==> inputs of trial 44 <==
// SevenSegmentALU
module SevenSegmentALU(
    input clk, 
    input reset,
    input onesBtn, 
    input tensBtn, 
    input hundredsBtn, 
    input sign, 
    input enter, 
    output [6:0] seg,
    output [3:0] anode 
);
make LEC_CHECK=0 ABC_AREA=1 CAP_MARGIN=20 CORE_ASPECT_RATIO=1.46 CORE_MARGIN=2 CORE_UTILIZATION=72 CTS_CLUSTER_DIAMETER=399 CTS_CLUSTER_SIZE=98 SLEW_MARGIN=20 TNS_END_PERCENT=10 finish   # period 3.59 ns
run.sh (not shown) runs the stock make flow with config.mk's settings and CLKGATE_MAP_FILE=.
==> build 31 (differences from trial 44) <==
==> flow/config.mk (replaced) <==
export PLATFORM = sky130hd
export DESIGN_NAME = SevenSegmentALU
export DESIGN_NICKNAME = SevenSegmentALU
export VERILOG_FILES = /design/flow/design.v
export SDC_FILE = /design/flow/constraint.sdc
export NUM_CORES = 4
export LEC_CHECK = 0
export CAP_MARGIN = 20
export CORE_MARGIN = 2
export CORE_UTILIZATION = 71
export PLACE_DENSITY = 0.66
export SLEW_MARGIN = 20
==> flow/constraint.sdc (replaced) <==
create_clock -name core_clock -period 6.65 [get_ports {clk}]
set_input_delay 1.3300 -clock core_clock [delete_from_list [all_inputs] [get_ports {clk}]]
set_output_delay 1.3300 -clock core_clock [all_outputs]
set_load 0.01 [all_outputs]
==> build 12 (differences from trial 44) <==
--- a/flow/config.mk
+++ b/flow/config.mk
@@ -9,8 +9,5 @@
 export CAP_MARGIN = 20
-export CORE_ASPECT_RATIO = 1.46
 export CORE_MARGIN = 2
 export CORE_UTILIZATION = 72
-export CTS_CLUSTER_DIAMETER = 399
-export CTS_CLUSTER_SIZE = 98
+export PLACE_DENSITY_LB_ADDON = 0.14
 export SLEW_MARGIN = 20
-export TNS_END_PERCENT = 10
==> flow/constraint.sdc (replaced) <==
create_clock -name core_clock -period 5.05 [get_ports {clk}]
set_input_delay 1.0100 -clock core_clock [delete_from_list [all_inputs] [get_ports {clk}]]
set_output_delay 1.0100 -clock core_clock [all_outputs]
set_load 0.01 [all_outputs]
==> build 43 (differences from trial 44) <==
--- a/flow/config.mk
+++ b/flow/config.mk
@@ -9,8 +9,9 @@
 export CAP_MARGIN = 20
-export CORE_ASPECT_RATIO = 1.46
+export CELL_PAD_IN_SITES_GLOBAL_PLACEMENT = 0
+export CORE_ASPECT_RATIO = 1.21
 export CORE_MARGIN = 2
 export CORE_UTILIZATION = 72
-export CTS_CLUSTER_DIAMETER = 399
-export CTS_CLUSTER_SIZE = 98
-export SLEW_MARGIN = 20
-export TNS_END_PERCENT = 10
+export CTS_CLUSTER_SIZE = 41
+export GPL_TIMING_DRIVEN = 1
+export SLEW_MARGIN = 0
+export TNS_END_PERCENT = 95
==> flow/constraint.sdc (replaced) <==
create_clock -name core_clock -period 3.9 [get_ports {clk}]
set_input_delay 0.7800 -clock core_clock [delete_from_list [all_inputs] [get_ports {clk}]]
set_output_delay 0.7800 -clock core_clock [all_outputs]
set_load 0.01 [all_outputs]
==> comparison table <==
quantity	trial 44	build 12	build 31	build 43
Fill cells	678	786	875	693
Wire per inst	14.8 microns	14.4 microns	15.2 microns	16.0 microns
Area fraction in compound gates	0.176	0.176	0.138	0.176
Post-synthesis chip area from yosys	9220 sq um	9220 sq um	9120 sq um	9220 sq um
Post-Route WL	22,000 microns	20,900 microns	19,100 microns	24,100 microns
Part of the total power dissipated in sequential elements	0.521	0.512	0.500	0.528
Global-route wire length before repair	36,700 microns	32,900 microns	32,400 microns	37,400 microns
Flop area	3650 sq um	3640 sq um	3630 sq um	3650 sq um
Count of non-filler cells in the finished layout	1,484	1,449	1,250	1,503
Longest individual stage delay on the worst path	0.45 ns	0.45 ns	0.41 ns	0.42 ns
Startpoint of the worst-slack reg-to-reg timing path	secondNumber[9]$_SDFFE_PP0P_	secondNumber[9]$_SDFFE_PP0P_	secondNumber[1]$_SDFFE_PP0P_	secondNumber[0]$_SDFFE_PP0P_
WL met3	984 microns	1100 microns	1100 microns	1610 microns
Violation count after the first detailed-route iteration	502	691	590	812
Result of the run	finished with violations	timing/DRC/antenna clean	timing/DRC/antenna clean	finished with violations
Reasons for failing layout checks	negative setup slack	-	-	negative setup slack
Via-per-instance ratio	5.74	5.67	5.79	5.95
Placed Instances	1,449	1,407	1,218	1,459
Placed Area	10,100 sq um	9600 sq um	9390 sq um	10,200 sq um
Buffer-and-inverter tally for the worst setup path	8	7	3	4
Combinational fraction of design power	0.007	0.007	0.007	0.008


==> run a: inputs <==
==> flow/design.v <==
`timescale 1ns / 1ps
module bcdSubDigit(
    input  [3:0] a,
    input  [3:0] b,
    input  borrowIn,
    output reg [3:0] result,
    output reg     borrowOut
);
    wire [4:0] tempSubBinary = a - b - (borrowIn ? 1'b1 : 1'b0); 
    always @(*) begin
        if (tempSubBinary[4] == 1) begin
            borrowOut = 1;
            result = tempSubBinary + 10; 
        end else begin
            borrowOut = 0;
            result = tempSubBinary[3:0];
        end
    end
endmodule
`timescale 1ns / 1ps
module buttonSyncPulse(
    input  clk,
    input  resetPulse,
    input  button,
    output buttonPulse
);
    parameter DEBOUNCE_CLKS = 240000;
    reg [$clog2(DEBOUNCE_CLKS)-1:0] debounceCounter; 
    reg debouncedButton; 
    always @(posedge clk) begin
        if (~resetPulse) begin 
            debounceCounter <= 0;
            debouncedButton <= 1; 
        end else begin
            if (button != debouncedButton) begin
                if (debounceCounter == (DEBOUNCE_CLKS - 1)) begin
                    debouncedButton <= button; 
                    debounceCounter <= 0; 
                end else begin
                    debounceCounter <= debounceCounter + 1;
                end
            end else begin
                debounceCounter <= 0;
            end
        end
    end
    reg debouncedButtonSync1;
    reg debouncedButtonSync2; 
    always @(posedge clk) begin
        if (~resetPulse) begin 
            debouncedButtonSync1 <= 1;
            debouncedButtonSync2 <= 1;
        end else begin
            debouncedButtonSync1 <= debouncedButton;       
            debouncedButtonSync2 <= debouncedButtonSync1; 
        end
    end
    reg debouncedButtonSync2Delayed; 
    always @(posedge clk) begin
        if (~resetPulse) begin 
            debouncedButtonSync2Delayed <= 1;
        end else begin
            debouncedButtonSync2Delayed <= debouncedButtonSync2; 
        end
    end
    assign buttonPulse = !debouncedButtonSync2 && debouncedButtonSync2Delayed;
endmodule
`timescale 1ns / 1ps
module systemResetHandler(
    input  clk,
    input  reset,
    output resetPulse
);
    parameter DEBOUNCE_CLKS = 240000;
    reg [$clog2(DEBOUNCE_CLKS)-1:0] debounceCounter;
    reg debouncedReset;
    always @(posedge clk) begin 
        if (reset != debouncedReset) begin
            if (debounceCounter == (DEBOUNCE_CLKS - 1)) begin
                debouncedReset <= reset;
                debounceCounter <= 0;
            end else begin
                debounceCounter <= debounceCounter + 1;
            end
        end else begin
            debounceCounter <= 0;
        end
    end
    assign resetPulse = ~debouncedReset; 
endmodule
`timescale 1ns / 1ps
module SevenSegmentALU(
    input clk, 
    input reset,
    input onesBtn, 
    input tensBtn, 
    input hundredsBtn, 
    input sign, 
    input enter, 
    output [6:0] seg,
    output [3:0] anode 
);
    parameter DEBOUNCE_CLKS = 1000;
    wire resetPulse;
    systemResetHandler #(.DEBOUNCE_CLKS(DEBOUNCE_CLKS)) resetHandlerInstance (
        .clk(clk),
        .reset(reset),
        .resetPulse(resetPulse)
    );
    wire onesBtnPulse;
    buttonSyncPulse #(.DEBOUNCE_CLKS(DEBOUNCE_CLKS)) onesBtnGen (
        .clk(clk),
        .resetPulse(resetPulse), 
        .button(onesBtn),
        .buttonPulse(onesBtnPulse)
    );
    wire tensBtnPulse;
    buttonSyncPulse #(.DEBOUNCE_CLKS(DEBOUNCE_CLKS)) tensBtnGen (
        .clk(clk),
        .resetPulse(resetPulse), 
        .button(tensBtn),
        .buttonPulse(tensBtnPulse)
    );
    wire hundredsBtnPulse;
    buttonSyncPulse #(.DEBOUNCE_CLKS(DEBOUNCE_CLKS)) hundredsBtnGen (
        .clk(clk),
        .resetPulse(resetPulse), 
        .button(hundredsBtn),
        .buttonPulse(hundredsBtnPulse)
    );
    wire signPulse;
    buttonSyncPulse #(.DEBOUNCE_CLKS(DEBOUNCE_CLKS)) signBtnGen (
        .clk(clk),
        .resetPulse(resetPulse), 
        .button(sign),
        .buttonPulse(signPulse)
    );
    wire enterPulse;
    buttonSyncPulse #(.DEBOUNCE_CLKS(DEBOUNCE_CLKS)) enterBtnGen (
        .clk(clk),
        .resetPulse(resetPulse), 
        .button(enter),
        .buttonPulse(enterPulse)
    );
    reg [3:0] bcdOnes;
    reg [3:0] bcdTens;
    reg [3:0] bcdHundreds;
    reg [3:0] bcdThousands;
    wire numberOn; 
    wire finished; 
    reg [15:0] firstNumber;
    reg [15:0] secondNumber;
    reg [15:0] sum;
    reg [16:0] carry;
    reg [2:0] state;
    localparam STATE_INPUT_1        = 3'd0;
    localparam STATE_WAIT_1         = 3'd1;
    localparam STATE_INPUT_2        = 3'd2;
    localparam STATE_WAIT_2         = 3'd3;
    localparam STATE_CALC           = 3'd4;
    localparam STATE_UPDATE_DISPLAY = 3'd5;
    localparam STATE_DONE           = 3'd6;
    assign numberOn = (state == STATE_INPUT_2);
    assign finished = (state == STATE_DONE);
    wire [3:0] firstNumberThousandsVal  = firstNumber[15:12];
    wire [3:0] firstNumberHundredsVal = firstNumber[11:8];
    wire [3:0] firstNumberTensVal     = firstNumber[7:4];
    wire [3:0] firstNumberOnesVal     = firstNumber[3:0];
    wire [3:0] secondNumberThousandsVal = secondNumber[15:12];
    wire [3:0] secondNumberHundredsVal  = secondNumber[11:8];
    wire [3:0] secondNumberTensVal      = secondNumber[7:4];
    wire [3:0] secondNumberOnesVal      = secondNumber[3:0];
    reg [3:0] addResultOnes;
    reg [3:0] addResultTens;
    reg [3:0] addResultHundreds;
    reg carryOneAdd;
    reg carryTenAdd;
    reg carryHundredAdd;
    wire [15:0] sameSignCalculatedSum = {firstNumberThousandsVal, addResultHundreds, addResultTens, addResultOnes};
    always @(*) begin 
        if ((firstNumberOnesVal + secondNumberOnesVal) > 9) begin
            addResultOnes = firstNumberOnesVal + secondNumberOnesVal + 6;
            carryOneAdd = 1;
        end else begin
            addResultOnes = firstNumberOnesVal + secondNumberOnesVal;
            carryOneAdd = 0;
        end
        if ((firstNumberTensVal + secondNumberTensVal + carryOneAdd) > 9) begin
            addResultTens = firstNumberTensVal + secondNumberTensVal + carryOneAdd + 6;
            carryTenAdd = 1;
        end else begin
            addResultTens = firstNumberTensVal + secondNumberTensVal + carryOneAdd;
            carryTenAdd = 0;
        end
        if ((firstNumberHundredsVal + secondNumberHundredsVal + carryTenAdd) > 9) begin
            addResultHundreds = firstNumberHundredsVal + secondNumberHundredsVal + carryTenAdd + 6;
            carryHundredAdd = 1;
        end else begin
            addResultHundreds = firstNumberHundredsVal + secondNumberHundredsVal + carryTenAdd;
            carryHundredAdd = 0;
        end
    end
    wire isFirstMagnitudeGreater = (firstNumber[11:0] > secondNumber[11:0]);
    wire areMagnitudesEqual      = (firstNumber[11:0] == secondNumber[11:0]);
    wire [3:0] largerMagnitudeHundreds  = isFirstMagnitudeGreater ? firstNumberHundredsVal : secondNumberHundredsVal;
    wire [3:0] largerMagnitudeTens      = isFirstMagnitudeGreater ? firstNumberTensVal     : secondNumberTensVal;
    wire [3:0] largerMagnitudeOnes      = isFirstMagnitudeGreater ? firstNumberOnesVal     : secondNumberOnesVal;
    wire [3:0] smallerMagnitudeHundreds = isFirstMagnitudeGreater ? secondNumberHundredsVal : firstNumberHundredsVal;
    wire [3:0] smallerMagnitudeTens     = isFirstMagnitudeGreater ? secondNumberTensVal     : firstNumberTensVal;
    wire [3:0] smallerMagnitudeOnes     = isFirstMagnitudeGreater ? secondNumberOnesVal     : firstNumberOnesVal;
    wire [3:0] resultMagnitudeHundreds, resultMagnitudeTens, resultMagnitudeOnes;
    wire borrowOutOnes, borrowOutTens, borrowOutHundreds;
    bcdSubDigit subOnesInstance (
        .a(largerMagnitudeOnes),
        .b(smallerMagnitudeOnes),
        .borrowIn(1'b0),
        .result(resultMagnitudeOnes),
        .borrowOut(borrowOutOnes)
    );
    bcdSubDigit subTensInstance (
        .a(largerMagnitudeTens),
        .b(smallerMagnitudeTens),
        .borrowIn(borrowOutOnes),
        .result(resultMagnitudeTens),
        .borrowOut(borrowOutTens)
    );
    bcdSubDigit subHundredsInstance (
        .a(largerMagnitudeHundreds),
        .b(smallerMagnitudeHundreds),
        .borrowIn(borrowOutTens),
        .result(resultMagnitudeHundreds),
        .borrowOut(borrowOutHundreds)
    );
    wire [3:0] finalSumSign = areMagnitudesEqual ? 15 : (isFirstMagnitudeGreater ? firstNumberThousandsVal : secondNumberThousandsVal);
    wire [15:0] differentSignCalculatedSum = {finalSumSign, resultMagnitudeHundreds, resultMagnitudeTens, resultMagnitudeOnes};
    always @(posedge clk) begin
        if (~resetPulse) begin
            bcdOnes <= 0;
            bcdTens <= 0;
            bcdHundreds <= 0;
            bcdThousands <= 15;
            firstNumber <= 0;
            secondNumber <= 0;
            sum <= 0;
            carry <= 0;
            state <= STATE_INPUT_1;
        end else begin
            case (state)
                STATE_INPUT_1: begin
                    if (enterPulse) begin
                        firstNumber <= {bcdThousands, bcdHundreds, bcdTens, bcdOnes};
                        state <= STATE_WAIT_1;
                    end else begin
                        if (onesBtnPulse) begin
                            if (bcdOnes == 9) begin
                                bcdOnes <= 0;
                            end else begin
                                bcdOnes <= bcdOnes + 1;
                            end
                        end
                        if (tensBtnPulse) begin
                            if (bcdTens == 9) begin
                                bcdTens <= 0;
                            end else begin
                                bcdTens <= bcdTens + 1;
                            end
                        end
                        if (hundredsBtnPulse) begin
                            if (bcdHundreds == 9) begin
                                bcdHundreds <= 0;
                            end else begin
                                bcdHundreds <= bcdHundreds + 1;
                            end
                        end
                        if (signPulse) begin
                            case(bcdThousands)
                                15: bcdThousands <= 14;
                                14: bcdThousands <= 15;
                                default: bcdThousands <= 15;
                            endcase
                        end
                    end
                end
                STATE_WAIT_1: begin
                    if (~enter) begin
                        bcdOnes <= 0;
                        bcdTens <= 0;
                        bcdHundreds <= 0;
                        bcdThousands <= 15;
                        state <= STATE_INPUT_2;
                    end
                end
                STATE_INPUT_2: begin
                    if (enterPulse) begin
                        secondNumber <= {bcdThousands, bcdHundreds, bcdTens, bcdOnes};
                        state <= STATE_WAIT_2;
                    end else begin
                        if (onesBtnPulse) begin
                            if (bcdOnes == 9) begin
                                bcdOnes <= 0;
                            end else begin
                                bcdOnes <= bcdOnes + 1;
                            end
                        end
                        if (tensBtnPulse) begin
                            if (bcdTens == 9) begin
                                bcdTens <= 0;
                            end else begin
                                bcdTens <= bcdTens + 1;
                            end
                        end
                        if (hundredsBtnPulse) begin
                            if (bcdHundreds == 9) begin
                                bcdHundreds <= 0;
                            end else begin
                                bcdHundreds <= bcdHundreds + 1;
                            end
                        end
                        if (signPulse) begin
                            case(bcdThousands)
                                15: bcdThousands <= 14;
                                14: bcdThousands <= 15;
                                default: bcdThousands <= 15;
                            endcase
                        end
                    end
                end
                STATE_WAIT_2: begin
                    if (~enter) begin
                        state <= STATE_CALC;
                    end
                end
                STATE_CALC: begin
                    if (firstNumberThousandsVal == secondNumberThousandsVal) begin
                        sum <= sameSignCalculatedSum;
                        carry[16] <= carryHundredAdd;
                    end else begin 
                        sum <= differentSignCalculatedSum;
                        carry <= 0;
                    end
                    state <= STATE_UPDATE_DISPLAY;
                end
                STATE_UPDATE_DISPLAY: begin
                    bcdOnes <= sum[3:0];
                    bcdTens <= sum[7:4];
                    bcdHundreds <= sum[11:8];
                    bcdThousands <= sum[15:12];
                    state <= STATE_DONE;
                end
                STATE_DONE: begin
                end
            endcase
        end
    end
    parameter MUX_COUNT_MAX = 3000;
    reg [11:0] muxClkCounter;
    reg muxPulse;
    reg [1:0] digitSelector;
    reg [3:0] currentDisplayBcd;
    reg [3:0] anodeOutputReg;
    assign anode = anodeOutputReg;
    always @(posedge clk) begin
        if (~resetPulse) begin
            muxClkCounter <= 0;
            muxPulse <= 0;
            digitSelector <= 0;
            anodeOutputReg <= 4'b1111;
            currentDisplayBcd <= 0;
        end else begin
            if (muxClkCounter == MUX_COUNT_MAX - 1) begin
                muxClkCounter <= 0;
                muxPulse <= 1;
                digitSelector <= digitSelector + 1;
            end else begin
                muxClkCounter <= muxClkCounter + 1;
                muxPulse <= 0;
            end
            if (muxPulse) begin
                case (digitSelector)
                    2'd0: begin
                        anodeOutputReg <= 4'b1110;
                        currentDisplayBcd <= bcdOnes;
                    end
                    2'd1: begin
                        anodeOutputReg <= 4'b1101;
                        currentDisplayBcd <= bcdTens;
                    end
                    2'd2: begin
                        anodeOutputReg <= 4'b1011;
                        currentDisplayBcd <= bcdHundreds;
                    end
                    2'd3: begin
                        anodeOutputReg <= 4'b0111;
                        currentDisplayBcd <= bcdThousands;
                    end
                endcase
            end
        end
    end
    reg [6:0] segOutReg;
    assign seg = segOutReg;
    always @(*) begin
        case(currentDisplayBcd)
            4'b0000: segOutReg = 7'b0111111;
            4'b0001: segOutReg = 7'b0000110;
            4'b0010: segOutReg = 7'b1011011;
            4'b0011: segOutReg = 7'b1001111;
            4'b0100: segOutReg = 7'b1100110;
            4'b0101: segOutReg = 7'b1101101;
            4'b0110: segOutReg = 7'b1111101;
            4'b0111: segOutReg = 7'b0000111;
            4'b1000: segOutReg = 7'b1111111;
            4'b1001: segOutReg = 7'b1101111;
            4'b1110: segOutReg = 7'b1000000;
            4'b1111: segOutReg = 7'b0000000;
            default: segOutReg = 7'b0000000;
        endcase
    end
endmodule
==> flow/run.sh <==
#!/bin/bash
# the make line also repeats each setting of config.mk as NAME=value (left out here)
make -C /OpenROAD-flow-scripts/flow DESIGN_CONFIG=/design/flow/config.mk WORK_HOME=/design/flow/orfs CLKGATE_MAP_FILE= finish
==> flow/config.mk <==
export PLATFORM = sky130hd
export DESIGN_NAME = SevenSegmentALU
export DESIGN_NICKNAME = SevenSegmentALU
export VERILOG_FILES = /design/flow/design.v
export SDC_FILE = /design/flow/constraint.sdc
export NUM_CORES = 4
export LEC_CHECK = 0
export ABC_AREA = 1
export CAP_MARGIN = 20
export CORE_ASPECT_RATIO = 1.46
export CORE_MARGIN = 2
export CORE_UTILIZATION = 72
export CTS_CLUSTER_DIAMETER = 399
export CTS_CLUSTER_SIZE = 98
export HOLD_SLACK_MARGIN = 0.29
export PLACE_DENSITY = 0.38
export SLEW_MARGIN = 20
export TNS_END_PERCENT = 10
==> flow/constraint.sdc <==
create_clock -name core_clock -period 3.59 [get_ports {clk}]
set_input_delay 0.7180 -clock core_clock [delete_from_list [all_inputs] [get_ports {clk}]]
set_output_delay 0.7180 -clock core_clock [all_outputs]
set_load 0.01 [all_outputs]
==> run b (differences from run a) <==
Settings changed: ABC_AREA 1 to not set, CAP_MARGIN 20 to 40, CORE_ASPECT_RATIO 1.46 to not set, CTS_CLUSTER_DIAMETER 399 to 147, CTS_CLUSTER_SIZE 98 to not set, HOLD_SLACK_MARGIN 0.29 to not set, MAX_ROUTING_LAYER set to met4, PLACE_DENSITY 0.38 to 0.66, SETUP_SLACK_MARGIN set to -0.53, TNS_END_PERCENT 10 to not set.
==> flow/constraint.sdc (replaced) <==
create_clock -name core_clock -period 5.8 [get_ports {clk}]
set_input_delay 1.1600 -clock core_clock [delete_from_list [all_inputs] [get_ports {clk}]]
set_output_delay 1.1600 -clock core_clock [all_outputs]
set_load 0.01 [all_outputs]
==> run c (differences from run a) <==
Settings changed: ABC_AREA 1 to not set, CORE_ASPECT_RATIO 1.46 to not set, CORE_UTILIZATION 72 to 40, CTS_CLUSTER_DIAMETER 399 to not set, CTS_CLUSTER_SIZE 98 to not set, HOLD_SLACK_MARGIN 0.29 to not set, PLACE_DENSITY 0.38 to not set, TNS_END_PERCENT 10 to not set.
==> flow/constraint.sdc (replaced) <==
create_clock -name core_clock -period 10.0 [get_ports {clk}]
set_input_delay 2.0000 -clock core_clock [delete_from_list [all_inputs] [get_ports {clk}]]
set_output_delay 2.0000 -clock core_clock [all_outputs]
set_load 0.01 [all_outputs]
==> summary.txt <==
Physical design

Per report_power, the Combinational row totals between 0.009 and 0.01 mW. The post-placement cell area is 0.00952 mm2. Registers are responsible for between 50% and 60% of the overall power. At the end of routability-driven placement, the weighted congestion stood at about 0.86. The run finished with no timing, DRC or antenna violations.
Source of the figures above: run c

==> summary.txt <==
Physical design

The sequential cell fraction of total power stands at ~52%. The post-route worst setup slack stands at -1080 ps. The placement-stage cell area stands at ~0.010 mm2. The run finished, with violations left. The final timing report counts setup violations totalling 7. In this run the layout check failures are setup timing.

The combinational power stands at 0.0290 mW.
Source of the figures above: run a

==> summary.txt <==
Physical design

The flow ran to the end and the layout has no timing, DRC or antenna violations. The combinational power stands at approximately 0.018 mW. Per report_power, the sequential group accounts for approximately half of the total. Routability-driven placement finished with a final weighted congestion of about 0.87. The startpoint identified for the worst register-to-register timing path is secondNumber[10].
Source of the figures above: run b

No activity file was given, so power comes from the tool's default toggle rates.
